## v38
// convolver
module convolver #(
	parameter n = 8'h0a,	 
	parameter k = 8'h03,  
	parameter s = 1,  
	parameter BL = 16,  
	parameter Q = 12  
	)(
	input logic clk,
	input logic rst,
	input logic ce,
	input logic [BL-1:0] activation,
	input logic [(k*k)*BL-1:0] weight1,
	output logic [31:0] conv_op,
	output logic valid_conv,
	output logic end_conv
	);
make LEC_CHECK=0 CAP_MARGIN=20 CORE_MARGIN=4 CORE_UTILIZATION=57 CTS_CLUSTER_DIAMETER=398 GPL_ROUTABILITY_DRIVEN=0 MIN_ROUTING_LAYER=met2 SETUP_SLACK_MARGIN=0.26 SLEW_MARGIN=5 TNS_END_PERCENT=60 finish   # period 7.26 ns
run.sh (not shown) runs the stock make flow with config.mk's settings and CLKGATE_MAP_FILE=.
Modified inputs, v3 compared to v38
- changing CORE_UTILIZATION from 57 to 72
- removing MIN_ROUTING_LAYER (formerly met2)
- setting CORE_ASPECT_RATIO to 0.5 for the first time
- removing CTS_CLUSTER_DIAMETER (formerly 398)
- removing TNS_END_PERCENT (formerly 60)
- removing GPL_ROUTABILITY_DRIVEN (formerly 0)
- changing SETUP_SLACK_MARGIN from 0.26 to 1.27
- setting PLACE_DENSITY to 0.41 for the first time
- changing SLEW_MARGIN from 5 to 20
- changing CORE_MARGIN from 4 to 2
- changing the clock period (ns, I/O delays scaled along) from 7.26 to 4.29
## What came out
v3 -> stages 100% | layout checks FAIL | setup timing. v3: sequential share of layout area is 0.97 points lower than what v38 reported. Compare v3 and v38 | count of endpoints failing setup in the final report lower: v38. [v3] worst setup slack fell 2700 ps relative to v38. Of v3 and v38, v38 shows the higher clock buffer count from CTS, with v3 below it.
Changes in v16 relative to v3:
- ABC_AREA: unset -> 0
- SETUP_SLACK_MARGIN: 1.27 -> 1.33
- PLACE_DENSITY: 0.41 -> 0.66
- CORE_ASPECT_RATIO: 0.5 -> 0.83
- the clock period (ns, I/O delays scaled along): 4.29 -> 4.7
## What came out
- global routing: v16 exited with error
- v3 has higher count of cells resized by post-cts repair than v16.
- Post-synthesis cell count: v3 vs v16 identical
- Diff v3 -> v16 | cell area after placement | down slightly
- Per the comparison of v16 with v3, share of synthesized cell area in full adder, half adder and majority cells was more or less identical; placement-stage worst setup slack went up by 270 ps.
- Total cells reported by yosys after synthesis: v16 vs v3 identical
- Compared with v3, v16 shows number of rows created at floorplan that has gone up by more than a quarter.
Edits applied to the flow inputs when going from v16 to v44:
- PLACE_DENSITY no longer set, was 0.66
- CORE_ASPECT_RATIO no longer set, was 0.83
- SETUP_SLACK_MARGIN no longer set, was 1.33
- ABC_AREA no longer set, was 0
- CORE_UTILIZATION now 71, was 72
- the clock period (ns, I/O delays scaled along) now 5.27, was 4.7
[summary]
- v44 -> stages 100% | layout checks FAIL | setup timing
- Note that the total setup buffers inserted after CTS recorded for v16 amounts to 1.19 times the value seen in v44.
- Floorplan die area: v44 > v16
- The pre-CTS worst setup slack of v44 exceeds that of v16 by 410 ps.
- Final HPWL from detailed placement ends up lower on v44.

========
convolver again, from the RTL that the note above started with.
make LEC_CHECK=0 CAP_MARGIN=20 CORE_MARGIN=2 CORE_UTILIZATION=72 SETUP_SLACK_MARGIN=1.55 SLEW_MARGIN=20 finish   # period 5.32 ns
The baseline completed and failed the layout checks on setup timing.
Rerun with:
- ABC_AREA: default -> 0
- CORE_ASPECT_RATIO: default -> 0.83
- PLACE_DENSITY: default -> 0.66
- SETUP_SLACK_MARGIN: 1.55 -> 1.35
- clock period: 5.32 -> 4.7 ns (I/O delays scaled with it)
Now the flow never finished: it broke off in global routing with GRT-0229.
Die area hardly moves.
Synthesized cell count stays the same.
Synthesized area stays the same.

========
Starting RTL as in the previous note.
==> flow/design.v (excerpt) <==
module convolver #(
	parameter n = 8'h0a,	 
	parameter k = 8'h03,  
	parameter s = 1,  
	parameter BL = 16,  
	parameter Q = 12  
	)(
	input logic clk,
	input logic rst,
	input logic ce,
	input logic [BL-1:0] activation,
	input logic [(k*k)*BL-1:0] weight1,
	output logic [31:0] conv_op,
	output logic valid_conv,
	output logic end_conv
	);
make LEC_CHECK=0 CAP_MARGIN=20 CORE_MARGIN=4 CORE_UTILIZATION=57 CTS_CLUSTER_DIAMETER=398 GPL_ROUTABILITY_DRIVEN=0 SETUP_SLACK_MARGIN=0.26 SLEW_MARGIN=20 finish   # period 7.26 ns
Next try:
CORE_MARGIN = 2   (was 4)
CORE_UTILIZATION = 40   (was 57)
CTS_CLUSTER_DIAMETER = not set   (was 398)
GPL_ROUTABILITY_DRIVEN = not set   (was 0)
SETUP_SLACK_MARGIN = not set   (was 0.26)
clock period = 7.65 ns   (was 7.26 ns; I/O delays follow)
After rerunning: The changed run completed without violations; utilization fell by 21 points; worst hold slack degrades by 3.1 ps.
Next try:
ABC_AREA = 1   (was not set)
CORE_ASPECT_RATIO = 0.83   (was not set)
CORE_UTILIZATION = 72   (was 40)
PLACE_DENSITY = 0.66   (was not set)
clock period = 4.7 ns   (was 7.65 ns; I/O delays follow)
Outcome: The changed run finished with setup timing left. Design area rises by 15%. First-iteration DRC count went up to 3.7 times its value. Critical path depth is lower by 3. Global-route usage rises by 24 points. Die size goes down by 39%.
Next try:
ABC_AREA = not set   (was 1)
CORE_ASPECT_RATIO = 0.5   (was 0.83)
PLACE_DENSITY = not set   (was 0.66)
SETUP_SLACK_MARGIN = 1.55   (was not set)
clock period = 5.32 ns   (was 4.7 ns; I/O delays follow)
What happened: The new run completed, yet does not pass: setup timing; setup slack degrades by 62 ps; wire length goes down by 18%; final cell count falls by 24%; clock skew came out higher by 3.9 ps; sequential share of layout area came out higher by 1.1 points; worst hold slack improves by 19 ps; via count is lower by 21%.

========
Setup of job 8945:
The RTL this note starts from:
==> flow/design.v <==
module mac #(
	parameter N = 16,  
	parameter Q = 12  
	)(
	input logic clk, sclr, ce,
	input logic [N-1:0] a_i, b_i, 
	input logic [N*2-1:0] c_i,
	output logic [N*2-1:0] r_o
	);
	always_ff @(posedge clk or posedge sclr) begin
		if (sclr) r_o <= 'd0;
		else if (ce) begin
				r_o <= (a_i * b_i + c_i);  
			end
	end
endmodule
module variable_shift_register #(parameter WIDTH = 8, parameter SIZE = 3)(
	input logic clk, rst, ce,
	input logic [WIDTH-1:0] data_i,
	output logic [WIDTH-1:0] data_o
	);
	logic [WIDTH-1:0] sh_r [SIZE-1:0];  
	generate 
	genvar i;
	for (i = 0; i < SIZE; i = i + 1) begin : for_loop
		always_ff @(posedge clk or posedge rst) begin
			if (rst) sh_r[i] <= 'd0; 
			else begin
				if (ce) begin
					if (i == 'd0) sh_r[i] <= data_i;
					else sh_r[i] <= sh_r[i - 1];
				end
			end
		end
	end : for_loop
	endgenerate
	assign data_o = sh_r[SIZE - 1];
endmodule
`timescale 1ns / 1ps
module convolver #(
	parameter n = 8'h0a,	 
	parameter k = 8'h03,  
	parameter s = 1,  
	parameter BL = 16,  
	parameter Q = 12  
	)(
	input logic clk,
	input logic rst,
	input logic ce,
	input logic [BL-1:0] activation,
	input logic [(k*k)*BL-1:0] weight1,
	output logic [31:0] conv_op,
	output logic valid_conv,
	output logic end_conv
	);
	logic [31:0] count1;  
	logic [31:0] count2;  
	logic [31:0] count3;  
	logic [31:0] row_count;  
	logic en1, en2, en3;  
	logic [BL-1:0] weight [0:k*k-1];
	generate
		genvar j;
		for (j = 0; j < k*k; j = j + 1) begin : for_loop
			assign weight[j][BL-1:0] = weight1[BL*j +: BL];
		end : for_loop
	endgenerate
	logic [BL*2-1:0] tmp [k*k+1:0];
	assign tmp[0] = 32'h00000000;
	generate
	genvar i;
	for (i = 0; i < k*k; i = i + 1) begin : for_loop1
		if ((i+1) % k == 0) begin 					 
			if (i == k*k - 1) begin 				 
				mac #(.N(BL), .Q(Q)) MAC0(
					.clk(clk),
					.sclr(rst),
					.ce(ce),
					.a_i(activation),
					.b_i(weight[i]),
					.c_i(tmp[i]),
					.r_o(conv_op)
				);
			end
			else begin
				logic [BL*2-1:0] tmp2;
				mac #(.N(BL), .Q(Q)) MAC1(
					.clk(clk),
					.sclr(rst),
					.ce(ce),
					.a_i(activation),
					.b_i(weight[i]),
					.c_i(tmp[i]),
					.r_o(tmp2)
				);
				variable_shift_register #(.WIDTH(BL*2), .SIZE(n-k)) SR(
					.clk(clk),
					.rst(rst),
					.ce(ce),
					.data_i(tmp2),
					.data_o(tmp[i+1])
					);
			end
		end
		else begin
			mac #(.N(BL), .Q(Q)) MAC2(
					.clk(clk),
					.sclr(rst),
					.ce(ce),
					.a_i(activation),
					.b_i(weight[i]),
					.c_i(tmp[i]),
					.r_o(tmp[i+1])
				);
		end
	end : for_loop1
	endgenerate
	always_ff @(posedge clk) begin
		if (rst) begin
			count1 <= 0;
			count2 <= 0;
			count3 <= 0;
			row_count <= 0;
			en1 <= 0;
			en2 <= 1;
			en3 <= 0;
		end
		else if (ce) begin
		if (ce) begin
			if (count1 == (k-1)*n + k - 1) begin  
				count1 <= count1 + 1'b1;
				en1 <= 1'b1;
			end
			else count1 <= count1 + 1'b1;
		end
		if (en1 && en2) begin
			if (count2 == n - k) begin
				count2 <= 0;
				en2 <= 0;
				row_count <= row_count + 1'b1;
			end
			else count2 <= count2 + 1'b1;
		end
		if(~en2) begin
			if(count3 == k-2) begin
				count3<=0;
				en2 <= 1'b1;
			end
		else
			count3 <= count3 + 1'b1;
		end
		if((((count2 + 1) % s == 0) && (row_count % s == 0))
			||(count3 == k-2)&&(row_count % s == 0)
			||(count1 == (k-1)*n+k-1))
		begin                                                                                                                        
			en3 <= 1;                                                                                                                             
		end
		else 
			en3 <= 0;
		end
	end
	assign end_conv = (count1>= n*n+2) ? 1'b1 : 1'b0;
	assign valid_conv = (en1&&en2&&en3);
endmodule
Settings: LEC_CHECK=0, CAP_MARGIN=0, CORE_MARGIN=2, CORE_UTILIZATION=72, CTS_CLUSTER_DIAMETER=42, CTS_CLUSTER_SIZE=23, PLACE_DENSITY=0.66, SETUP_SLACK_MARGIN=0.96, SLEW_MARGIN=20; clock period 6.89 ns.
Job 8945 finished all stages; however, its layout fails the closing checks, the failures being negative setup slack.
--- input diff job 8945..job 9865 ---
diff --git a/flow/config.mk b/flow/config.mk
--- a/flow/config.mk
+++ b/flow/config.mk
@@ -8 +8 @@
-export CAP_MARGIN = 0
+export CAP_MARGIN = 20
@@ -10,5 +10,2 @@
-export CORE_UTILIZATION = 72
-export CTS_CLUSTER_DIAMETER = 42
-export CTS_CLUSTER_SIZE = 23
-export PLACE_DENSITY = 0.66
-export SETUP_SLACK_MARGIN = 0.96
+export CORE_UTILIZATION = 70
+export SETUP_SLACK_MARGIN = 1.45
==> flow/constraint.sdc <==
create_clock -name core_clock -period 4.89 [get_ports {clk}]
set_input_delay 0.9780 -clock core_clock [delete_from_list [all_inputs] [get_ports {clk}]]
set_output_delay 0.9780 -clock core_clock [all_outputs]
set_load 0.01 [all_outputs]
Results
The layout from job 9865, despite a flow that completed every stage, fails the layout checks, with the failing checks listed as negative setup slack. Summary — global-route wire length before repair, job 9865 relative to job 8945: higher, by about 5.3%. Per the comparison of job 9865 with job 8945, count of instances resized after the clock tree is built +150%, buffer-and-inverter tally for the worst setup path grew by 4, total of plain and repair buffers excluding clock buffers went up 162, routed metal-1 wire length higher. Lower area overhead of the layout relative to synthesis goes to job 8945 over job 9865. STATUS die size: job 9865 loses against job 8945. Relative to job 8945, period utilization has gone up in job 9865. Job 9865 vs. job 8945: total wire length went down by about 2%.
> inputs changed (job 9865 -> job 3583)
diff --git a/flow/config.mk b/flow/config.mk
--- a/flow/config.mk
+++ b/flow/config.mk
@@ -10,2 +10 @@
-export CORE_UTILIZATION = 70
-export SETUP_SLACK_MARGIN = 1.45
+export CORE_UTILIZATION = 66
==> flow/constraint.sdc <==
create_clock -name core_clock -period 5.32 [get_ports {clk}]
set_input_delay 1.0640 -clock core_clock [delete_from_list [all_inputs] [get_ports {clk}]]
set_output_delay 1.0640 -clock core_clock [all_outputs]
set_load 0.01 [all_outputs]
Results
- Job 3583 finished all stages; layout check result: FAIL, due to negative setup slack.
- Of job 9865 and job 3583, the higher die area belongs to job 3583.
- From job 9865 to job 3583 the numbers moved as follows: hold slack now sits lower; final design area excluding fillers now sits lower.
- Comparing job 9865 and job 3583, the lower overall routing resource usage is on job 3583.
Here is what was changed in the inputs of job 2962 compared with job 3583.
diff --git a/flow/config.mk b/flow/config.mk
--- a/flow/config.mk
+++ b/flow/config.mk
@@ -8 +8 @@
-export CAP_MARGIN = 20
+export CAP_MARGIN = 0
@@ -10 +10,2 @@
-export CORE_UTILIZATION = 66
+export CORE_UTILIZATION = 72
+export PLACE_DENSITY = 0.65
==> flow/constraint.sdc <==
create_clock -name core_clock -period 3.35 [get_ports {clk}]
set_input_delay 0.6700 -clock core_clock [delete_from_list [all_inputs] [get_ports {clk}]]
set_output_delay 0.6700 -clock core_clock [all_outputs]
set_load 0.01 [all_outputs]
Notes after the runs:
Job 2962: it failed during global routing, and the tool reported GRT-0232.
As far as area of the mapped netlist goes, job 2962 and job 3583 are indistinguishable; the numbers are identical.
Looking at total of cells resized after clock tree synthesis, job 2962 sits 94% above job 3583.
Summary of the comparison: die size is lower in job 2962, relative to job 3583.
Job 2962: worst slack at placement 1.42 ns below job 3583
Diff job 3583..job 2962 | yosys-reported design area after synthesis | unchanged
Job 2962 ended up with a higher initial cell density of the core than job 3583 did.
Horizontal die dimension: job 3583 and job 2962 compared, lower one is job 2962

========
// convolver: RTL as listed in full above, without the edits since
Settings: LEC_CHECK=0, CAP_MARGIN=20, CORE_MARGIN=2, CORE_UTILIZATION=40, SETUP_SLACK_MARGIN=1.02, SLEW_MARGIN=20; clock period 7.65 ns.
The starting point went through all stages and came out clean.
Edit:
- CORE_UTILIZATION: 40 -> 72
- SETUP_SLACK_MARGIN: 1.02 -> unset
- clock period: 7.65 -> 6.46 ns (I/O delays scaled with it)
The changed run finished but fails on setup timing.
Synthesized area does not change.
Final area went down by 1.2%.
Setup slack gets worse by 1600 ps.
Routed wire length climbs by 14%.
Core utilization went up by 39 points.
Final cell count fell by 8.7%.
Edit:
- CORE_UTILIZATION: 72 -> 70
- clock period: 6.46 -> 6.57 ns (I/O delays scaled with it)
Result: The changed run ran to the end with violations: setup timing; wire length drops by 1.3%; sequential cell count does not change; critical path depth is higher by 2; area after synthesis is unchanged; design area rises by 1.2%; global-route usage is lower by 1.9 points; cell count rose by 0.79%; via count went down by 0.92%; clock skew is about the same; hold slack degrades by 7.3 ps.
Edit:
- CORE_UTILIZATION: 70 -> 72
- MAX_ROUTING_LAYER: unset -> met4
- clock period: 6.57 -> 6.12 ns (I/O delays scaled with it)
Outcome: This time the run aborted during global routing on ODB-0269. Synthesized cell count stays the same. Area after synthesis is unchanged. Die size decreases by a few percent.
